## v14
==> flow/design.v <==
module TM_ALU (
    input  wire        clk,
    input  wire        reset,
    input  wire [7:0]  AvgTxLen,
    input  wire [7:0]  InstExed,
    input  wire [7:0]  CurTxLen,
    output wire [7:0]  AvgTxLen_new,
    output wire [7:0]  InstExed_new
);
    reg [15:0] mac_result;  
    reg [7:0]  inc_result;
    reg [15:0] mac_reg;     
    reg [7:0]  inc_reg;      
    reg [7:0]  AvgTxLen_reg;  
    always @(posedge clk) begin
        if (reset) begin
            mac_reg      <= 0;
            inc_reg      <= 0;
            AvgTxLen_reg <= 0;
        end else begin
            mac_result     <= AvgTxLen * InstExed;
            mac_reg      <= mac_result + CurTxLen;
            inc_result     <= InstExed + 1;
            inc_reg      <= inc_result;
            AvgTxLen_reg <= AvgTxLen;  
        end
    end
    reg [7:0] AvgTxLen_new_reg;
    always @(posedge clk) begin
        if (reset) begin
            AvgTxLen_new_reg <= 0;
        end else begin
            if (inc_reg == 0) begin  
                AvgTxLen_new_reg <= 0;
            end else begin
                AvgTxLen_new_reg <= mac_reg / inc_reg;
            end
        end
    end
    assign AvgTxLen_new  = AvgTxLen_new_reg;
    assign InstExed_new = (reset) ? 8'b0 : AvgTxLen_reg;  
endmodule
==> flow/config.mk <==
export PLATFORM = sky130hd
export DESIGN_NAME = TM_ALU
export DESIGN_NICKNAME = TM_ALU
export VERILOG_FILES = /design/flow/design.v
export SDC_FILE = /design/flow/constraint.sdc
export NUM_CORES = 4
export LEC_CHECK = 0
export ABC_AREA = 1
export CAP_MARGIN = 20
export CORE_MARGIN = 2
export CORE_UTILIZATION = 68
export CTS_CLUSTER_DIAMETER = 263
export CTS_CLUSTER_SIZE = 74
export SLEW_MARGIN = 20
export TNS_END_PERCENT = 5
==> flow/constraint.sdc <==
create_clock -name core_clock -period 21.3 [get_ports {clk}]
set_input_delay 4.2600 -clock core_clock [delete_from_list [all_inputs] [get_ports {clk}]]
set_output_delay 4.2600 -clock core_clock [all_outputs]
set_load 0.01 [all_outputs]
run.sh (not shown) runs the stock make flow with config.mk's settings and CLKGATE_MAP_FILE=.
v14: aborted in 5_1_grt (tool error)
The inputs of v25 differ from those of v14 as listed below.
# v14
export LEC_CHECK = 0
export ABC_AREA = 1
export CAP_MARGIN = 20
export CORE_MARGIN = 2
export CORE_UTILIZATION = 68
export CTS_CLUSTER_DIAMETER = 263
export CTS_CLUSTER_SIZE = 74
export SLEW_MARGIN = 20
export TNS_END_PERCENT = 5
create_clock -name core_clock -period 21.3 [get_ports {clk}]
# v25
export LEC_CHECK = 0
export CAP_MARGIN = 20
export CORE_MARGIN = 2
export CORE_UTILIZATION = 50
export SETUP_SLACK_MARGIN = 4.39
export SLEW_MARGIN = 20
create_clock -name core_clock -period 16.2 [get_ports {clk}]
Notes after the runs:
[v25] flow finished | final checks: failed | reasons: setup timing. Yosys-reported design area after synthesis down about 2.7% in v25 wrt v14. Delta (v25 minus v14): last weighted congestion value of the routability-driven placer rose by about 2.8%, starting utilization of the core area fell by 18 points, post-synthesis compound-gate area fraction rose by 9.8 points. Chip footprint in v25 vs v14: up about 30%. Synthesized-area fraction occupied by and/or/nand/nor cells down 7.9 points in v25 wrt v14. Xor and xnor area share after synthesis (lower): v25.

* * *

RTL: the design.v shown in full above, as it stands there.
Settings: LEC_CHECK=0, ABC_AREA=1, CAP_MARGIN=20, CORE_MARGIN=2, CORE_UTILIZATION=72, CTS_CLUSTER_DIAMETER=191, PLACE_DENSITY=0.65, SETUP_SLACK_MARGIN=-2.0, SLEW_MARGIN=20; clock period 23.6 ns.
The starting point failed in clock tree synthesis (4_1_cts) on DPL-0038.
==> next run, changes <==
==> flow/config.mk (replaced) <==
export PLATFORM = sky130hd
export DESIGN_NAME = TM_ALU
export DESIGN_NICKNAME = TM_ALU
export VERILOG_FILES = /design/flow/design.v
export SDC_FILE = /design/flow/constraint.sdc
export NUM_CORES = 4
export LEC_CHECK = 0
export CAP_MARGIN = 20
export CORE_MARGIN = 2
export CORE_UTILIZATION = 40
export SLEW_MARGIN = 20
==> flow/constraint.sdc (replaced) <==
create_clock -name core_clock -period 30.0 [get_ports {clk}]
set_input_delay 6.0000 -clock core_clock [delete_from_list [all_inputs] [get_ports {clk}]]
set_output_delay 6.0000 -clock core_clock [all_outputs]
set_load 0.01 [all_outputs]
What happened: The changed run completed without violations. Synthesized cell count decreases by about a fifth. Synthesized area is lower by a few percent. Die area rose by well over a third.
==> next run, changes <==
--- a/flow/config.mk
+++ b/flow/config.mk
@@ -6,6 +6,10 @@
 export NUM_CORES = 4
 export LEC_CHECK = 0
+export ABC_AREA = 1
 export CAP_MARGIN = 20
-export CORE_MARGIN = 2
-export CORE_UTILIZATION = 40
+export CORE_MARGIN = 5
+export CORE_UTILIZATION = 66
+export CTS_CLUSTER_SIZE = 100
+export HOLD_SLACK_MARGIN = 0.06
+export SETUP_SLACK_MARGIN = -2.0
 export SLEW_MARGIN = 20
Design area shrinks by a few percent.
Global-route usage grows by 4.7 points.
Register-to-register slack gets worse by 270 ps.
Clock skew shrinks by 8.7 ps.
Non-clock buffer count shrinks by 61.
Area after synthesis grows by a few percent.
Sequential cell count does not change.
Worst hold slack gets worse by 8.2 ps.
Maximum frequency shrinks slightly.
==> next run, changes <==
==> flow/config.mk (replaced) <==
export PLATFORM = sky130hd
export DESIGN_NAME = TM_ALU
export DESIGN_NICKNAME = TM_ALU
export VERILOG_FILES = /design/flow/design.v
export SDC_FILE = /design/flow/constraint.sdc
export NUM_CORES = 4
export LEC_CHECK = 0
export CAP_MARGIN = 20
export CORE_MARGIN = 2
export CORE_UTILIZATION = 40
export HOLD_SLACK_MARGIN = -0.07
export PLACE_DENSITY_LB_ADDON = 0.06
export SLEW_MARGIN = 20
After rerunning:
- die area goes up by 44%
- routed wire length went up by about 25%
- clock-buffer cell count does not change
- setup slack is better by 230 ps
- sequential share of layout area fell by 1.0 points
- via count came out lower by 3.2%
- cell area rises by about 8%
- core utilization went down by 25 points
- area after synthesis is lower by 2.7%

* * *

// TM_ALU: RTL as listed in full above, without the edits since
make LEC_CHECK=0 ABC_AREA=1 CAP_MARGIN=20 CORE_MARGIN=5 CORE_UTILIZATION=67 CTS_CLUSTER_DIAMETER=333 HOLD_SLACK_MARGIN=0.06 SETUP_SLACK_MARGIN=-2.0 SLEW_MARGIN=20 finish   # period 30.0 ns
Next try:
- CORE_MARGIN: 5 -> 2
- CORE_UTILIZATION: 67 -> 58
- CTS_CLUSTER_DIAMETER: 333 -> not set
- HOLD_SLACK_MARGIN: 0.06 -> not set
- SETUP_SLACK_MARGIN: -2.0 -> not set
- clock period: 30.0 -> 24.7 ns (I/O delays scaled with it)
Outcome:
- sequential share of layout area goes down by 2.1 points
- area after synthesis is unchanged
- design area goes up by 18%

* * *

job 7286:
RTL: the design.v shown in full above, as it stands there.
clock: 16.3 ns
lec_check: 0
cap_margin: 20
core_margin: 2
core_utilization: 72
cts_cluster_diameter: 354
cts_cluster_size: 22
hold_slack_margin: 0.29
setup_slack_margin: -1.24
slew_margin: 20
In the summary table, job 7286 is marked failed, with error DPL-0038 raised in 4_1_cts.
#### Input delta (job 4796 over job 7286)
- CTS_CLUSTER_DIAMETER: 354 -> unset
- HOLD_SLACK_MARGIN: 0.29 -> unset
- SETUP_SLACK_MARGIN: -1.24 -> -1.36
- CTS_CLUSTER_SIZE: 22 -> unset
- PLACE_DENSITY: unset -> 0.4
- ABC_AREA: unset -> 1
- the clock period (ns, I/O delays scaled along): 16.3 -> 27.6
## What came out
- Job 4796 vs job 7286 — number of standard cells after synthesis climbed by more than a quarter
- Having completed the whole flow, job 4796 delivered a layout that passed the timing, design-rule and antenna checks.
- Diff job 7286 -> job 4796 | area of the placeable core | up slightly
- Job 4796 has effective utilization at floorplan above what job 7286 had.
Changes in job 4153 relative to job 4796:
- setting TNS_END_PERCENT to 10 for the first time
- removing SETUP_SLACK_MARGIN (formerly -1.36)
- setting CTS_CLUSTER_DIAMETER to 365 for the first time
- setting CTS_CLUSTER_SIZE to 96 for the first time
- removing PLACE_DENSITY (formerly 0.4)
- changing the clock period (ns, I/O delays scaled along) from 27.6 to 18.4
Note that the cell area after placement recorded for job 4153 amounts to 1.2 times the value seen in job 4796.
Re count of distinct cell types in the synthesized netlist: no difference whatsoever between job 4796 and job 4153.
Synthesized area came out exactly the same in job 4153 and job 4796.
| setup slack at placement | job 4153 vs job 4796 | worse |
Job 4153 terminated abnormally: 4_1_cts reported DPL-0038.
The lower number of placed cells counting well taps came out of job 4796.
Diff job 4796 -> job 4153 | half-perimeter wire length after placement | up by more than half
Number of placement rows: job 4153 vs job 4796 identical
For job 3612, these inputs were changed with respect to job 4153:
- CTS_CLUSTER_DIAMETER: 365 -> unset
- TNS_END_PERCENT: 10 -> unset
- CTS_CLUSTER_SIZE: 96 -> unset
- the clock period (ns, I/O delays scaled along): 18.4 -> 43.8
==> results <==
~same floorplan die area in job 4153 and job 3612
Job 3612 against job 4153: synthesized-area fraction occupied by xor and xnor cells saw little to no change; number of rows in the core area held; number of library cell types mapped by synthesis about even; effective utilization at floorplan shows no meaningful change; weighted congestion at the end of routability-driven global placement climbed about 0.55%.
~same synthesized cell count in job 4153 and job 3612
For floorplan net count, job 3612 and job 4153 come out practically identical.
Job 3612 ended with less area after detailed placement than job 4153.
Job 3612: PASS, flow complete, no timing, DRC or antenna violations
Comparing number of instances in the placed design for job 4153 and job 3612, the bigger number came from job 4153.
The worst setup slack before clock tree synthesis of job 3612 was superior to that of job 4153.
The following lists how job 1895 was set up differently from job 3612:
- TNS_END_PERCENT newly set to 10
- CTS_CLUSTER_SIZE newly set to 10
- CTS_CLUSTER_DIAMETER newly set to 365
- the clock period (ns, I/O delays scaled along) changed from 43.8 to 18.4
Results
- Comparing job 3612 and job 1895, the higher number of placed instances with taps included was measured on job 1895.
- Job 1895 against job 3612: synthesized net count stayed essentially flat, setup slack after placement shrank by 22.68 ns, yosys-reported design area after synthesis now sits at about the same level.
- [compare] base=job 3612 new=job 1895: total placed instance area rose by 22%; number of port buffers stayed essentially flat.
- Any difference in adder and majority gate portion of the synthesized area between job 3612 and job 1895 is small enough to ignore.
- Job 1895 terminated abnormally: 4_1_cts reported DPL-0038.
- Row final weighted congestion of routability-driven global placement: job 1895 lower / job 3612 higher
- The chip area on job 1895 is in line with that on job 3612.
- Job 3612 and job 1895 ended up with nearly the same area fraction in and, or, nand and nor cells after synthesis.

* * *

Starts from the design.v that is shown in full above.
Settings: LEC_CHECK=0, CAP_MARGIN=20, CORE_MARGIN=2, CORE_UTILIZATION=66, SETUP_SLACK_MARGIN=-1.87, SLEW_MARGIN=20; clock period 24.3 ns.
The first run stopped in global routing (5_1_grt).
Edit:
--- a/flow/config.mk
+++ b/flow/config.mk
@@ -7,6 +7,6 @@
 export LEC_CHECK = 0
+export ABC_AREA = 1
 export CAP_MARGIN = 20
 export CORE_MARGIN = 2
-export CORE_UTILIZATION = 66
-export SETUP_SLACK_MARGIN = -1.87
+export CORE_UTILIZATION = 70
 export SLEW_MARGIN = 20
==> flow/constraint.sdc (replaced) <==
create_clock -name core_clock -period 14.3 [get_ports {clk}]
set_input_delay 2.8600 -clock core_clock [delete_from_list [all_inputs] [get_ports {clk}]]
set_output_delay 2.8600 -clock core_clock [all_outputs]
set_load 0.01 [all_outputs]
The new run stopped in clock tree synthesis (4_1_cts) on DPL-0038.
Die area fell by a few percent.
Synthesized cell count came out higher by a quarter to a third.
Area after synthesis climbs by a few percent.
Edit:
--- a/flow/config.mk
+++ b/flow/config.mk
@@ -7,6 +7,5 @@
 export LEC_CHECK = 0
-export ABC_AREA = 1
 export CAP_MARGIN = 20
 export CORE_MARGIN = 2
-export CORE_UTILIZATION = 70
+export CORE_UTILIZATION = 40
 export SLEW_MARGIN = 20
==> flow/constraint.sdc (replaced) <==
create_clock -name core_clock -period 29.0 [get_ports {clk}]
set_input_delay 5.8000 -clock core_clock [delete_from_list [all_inputs] [get_ports {clk}]]
set_output_delay 5.8000 -clock core_clock [all_outputs]
set_load 0.01 [all_outputs]
What happened:
- The new run finished with timing, DRC and antenna clean
- synthesized area fell by a few percent
- synthesized cell count shrinks by about a fifth
- die area goes up by well over a third
Edit:
--- a/flow/config.mk
+++ b/flow/config.mk
@@ -9,3 +9,5 @@
 export CORE_MARGIN = 2
-export CORE_UTILIZATION = 40
+export CORE_UTILIZATION = 65
+export CTS_CLUSTER_DIAMETER = 354
+export SETUP_SLACK_MARGIN = -1.24
 export SLEW_MARGIN = 20
==> flow/constraint.sdc (replaced) <==
create_clock -name core_clock -period 16.3 [get_ports {clk}]
set_input_delay 3.2600 -clock core_clock [delete_from_list [all_inputs] [get_ports {clk}]]
set_output_delay 3.2600 -clock core_clock [all_outputs]
set_load 0.01 [all_outputs]
This time the run aborted during clock tree synthesis (4_1_cts) on DPL-0038; synthesized cell count does not change; synthesized area does not change; die area goes down by well over a third.

* * *

## exp/cedar
Starts from the design.v that is shown in full above.
Settings: LEC_CHECK=0, CAP_MARGIN=35, CELL_PAD_IN_SITES_DETAIL_PLACEMENT=2, CORE_ASPECT_RATIO=0.6, CORE_MARGIN=6, CORE_UTILIZATION=40, CTS_CLUSTER_DIAMETER=98, HOLD_SLACK_MARGIN=-0.07, PLACE_DENSITY_LB_ADDON=0.06, SETUP_SLACK_MARGIN=-2.0, SLEW_MARGIN=15; clock period 40.7 ns.
diff inputs: exp/cedar => exp/willow
Settings: putting ABC_AREA at 1 where nothing was set; swapping 15 for 20 in SLEW_MARGIN; clearing CORE_ASPECT_RATIO, which used to be 0.6; swapping 40 for 70 in CORE_UTILIZATION; clearing CTS_CLUSTER_DIAMETER, which used to be 98; swapping -0.07 for 0.06 in HOLD_SLACK_MARGIN; clearing PLACE_DENSITY_LB_ADDON, which used to be 0.06; swapping 35 for 0 in CAP_MARGIN; clearing CELL_PAD_IN_SITES_DETAIL_PLACEMENT, which used to be 2; swapping 6 for 5 in CORE_MARGIN; swapping 40.7 for 30.0 in the clock period (ns, I/O delays scaled along).
Findings:
Looking at launching instance or port of the critical path, the inc_reg[0] result is from exp/willow; the inc_reg[2] one comes from exp/cedar.
Going from exp/cedar to exp/willow, worst hold slack went down by 0.016 ns, global-route wire length before repair went down by 31%, final critical-path required period went down by 7.40 ns.
exp/cedar has a lower floorplan core density than exp/willow.
exp/willow vs exp/cedar, maximum frequency went up by about 26%.
On exp/willow: hold path depth is 1 higher than what exp/cedar gave.
The following lists how exp/onyx was set up differently from exp/willow:
Settings: CAP_MARGIN: 0 -> 5; CORE_ASPECT_RATIO: unset -> 0.5; CORE_MARGIN: 5 -> 9; SETUP_SLACK_MARGIN: -2.0 -> unset; TNS_END_PERCENT: unset -> 35; CTS_CLUSTER_DIAMETER: unset -> 346; PLACE_DENSITY_LB_ADDON: unset -> 0.01; HOLD_SLACK_MARGIN: 0.06 -> -0.09; CTS_CLUSTER_SIZE: unset -> 86; ABC_AREA: 1 -> 0; CORE_UTILIZATION: 70 -> 40.
Results
exp/onyx: count of inserted tapcells higher than exp/willow
Wire length of the first global-routing pass went up by more than 10% going from exp/willow to exp/onyx.
Looking at clock buffer count in the final layout across exp/willow and exp/onyx, the one that comes out lower is exp/onyx.
Taking exp/willow as the reference point, the number of non-clock inverters of exp/onyx falls by 196.
exp/onyx ended with more area of the placeable core than exp/willow.
For design area, dividing the value from exp/onyx by the value from exp/willow gives 1.10.

* * *

Setup of build 81:
RTL: the design.v shown in full above, as it stands there.
clock: 27.1 ns
lec_check: 0
abc_area: 1
cap_margin: 20
core_margin: 2
core_utilization: 72
cts_cluster_diameter: 242
place_density: 0.65
setup_slack_margin: -0.87
slew_margin: 20
Build 81 completed end to end with timing, DRC and antenna clean.
The inputs of build 35 differ from those of build 81 as listed below.
- removing CTS_CLUSTER_DIAMETER (formerly 242)
- changing PLACE_DENSITY from 0.65 to 0.82
- removing SETUP_SLACK_MARGIN (formerly -0.87)
- changing the clock period (ns, I/O delays scaled along) from 27.1 to 14.3
Seen in the log of build 35: DPL-0038 during 4_1_cts, after which the run never completed. Build 81 went all the way through the flow, and no timing, DRC or antenna check failed. Re count of flip-flops with a built-in enable after synthesis: no difference whatsoever between build 81 and build 35. Fraction of the mapped netlist area in simple logic gates came out exactly the same in build 81 and build 35. Instance area after placement of build 35 exceeds that of build 81 by more than 10%.
#### Input delta (build 21 over build 35)
- putting HOLD_SLACK_MARGIN at 0.3 where nothing was set
- clearing PLACE_DENSITY, which used to be 0.82
- putting SETUP_SLACK_MARGIN at 3.74 where nothing was set
- swapping 72 for 70 in CORE_UTILIZATION
Flow for build 21 halted at 4_1_cts, error code DPL-0038. Between build 21 and build 35, it is build 21 whose die extent in y is higher, by 1.4%. Placement row count, build 35 and build 21: higher on build 21. Compared to build 35, build 21 has core area 530 um2 higher. The number of instances in the placed design of build 21 exceeds that of build 35 by 19. Minimum setup slack after placement is lower on build 35. Build 21 vs build 35 — final RePlAce weighted congestion dropped by a few percent. The pre-placement core utilization reported for build 21 is smaller than that of build 35 by 2.9 points.
Inputs modified between build 21 and build 72:
- CORE_UTILIZATION: 70 -> 58
- HOLD_SLACK_MARGIN: 0.3 -> unset
- ABC_AREA: 1 -> unset
- SETUP_SLACK_MARGIN: 3.74 -> unset
- the clock period (ns, I/O delays scaled along): 14.3 -> 16.2
## What came out
- Build 72: multiplexer share of the synthesized area higher than build 21
- Flow for build 72 halted at 5_1_grt, error code GRT-0232.
- Taking build 72 as 1.0, build 21 lands at 0.925 on width of the die.
- Re post-synthesis sequential area ratio: build 72 is 0.43 points up on build 21.
- Cell area after synthesis ended up 270 um2 lower on build 72 than on build 21.
- Build 21 → build 72: core region area grew by about 19%; die area grew by 17%; synthesized cell count shrank by 21%.
Relative to build 72, the following input files were edited for build 43:
- CORE_UTILIZATION: 58 -> 17
- the clock period (ns, I/O delays scaled along): 16.2 -> 29.0
### Flow results
- Build 43 went all the way through the flow, and no timing, DRC or antenna check failed.
- Re total CTS buffers: no difference whatsoever between build 43 and build 72.
- Reported for build 72 and build 43, synthesized cell count turned out identical to the last digit.
- For the post-place setup slack, build 43 came in 9.95 ns higher than build 72 did.
- The final reports for build 43 and build 72 show placed instance count higher in the former.
- Re area after synthesis: no difference whatsoever between build 72 and build 43.
- The lower half-perimeter wire length of the detailed placement result came out of build 43.
- Build 43 vs build 72 on instance area at placement: build 43 is the lower one.
- Summary of the comparison: initial standard-cell utilization of the core is lower in build 43, relative to build 72.
- Re number of enable-type register cells in the synthesized netlist: no difference whatsoever between build 72 and build 43.
- The higher die extent in y of build 72 and build 43 is in build 43.
- When build 43 is measured against build 72, its die size turns out 230% higher.
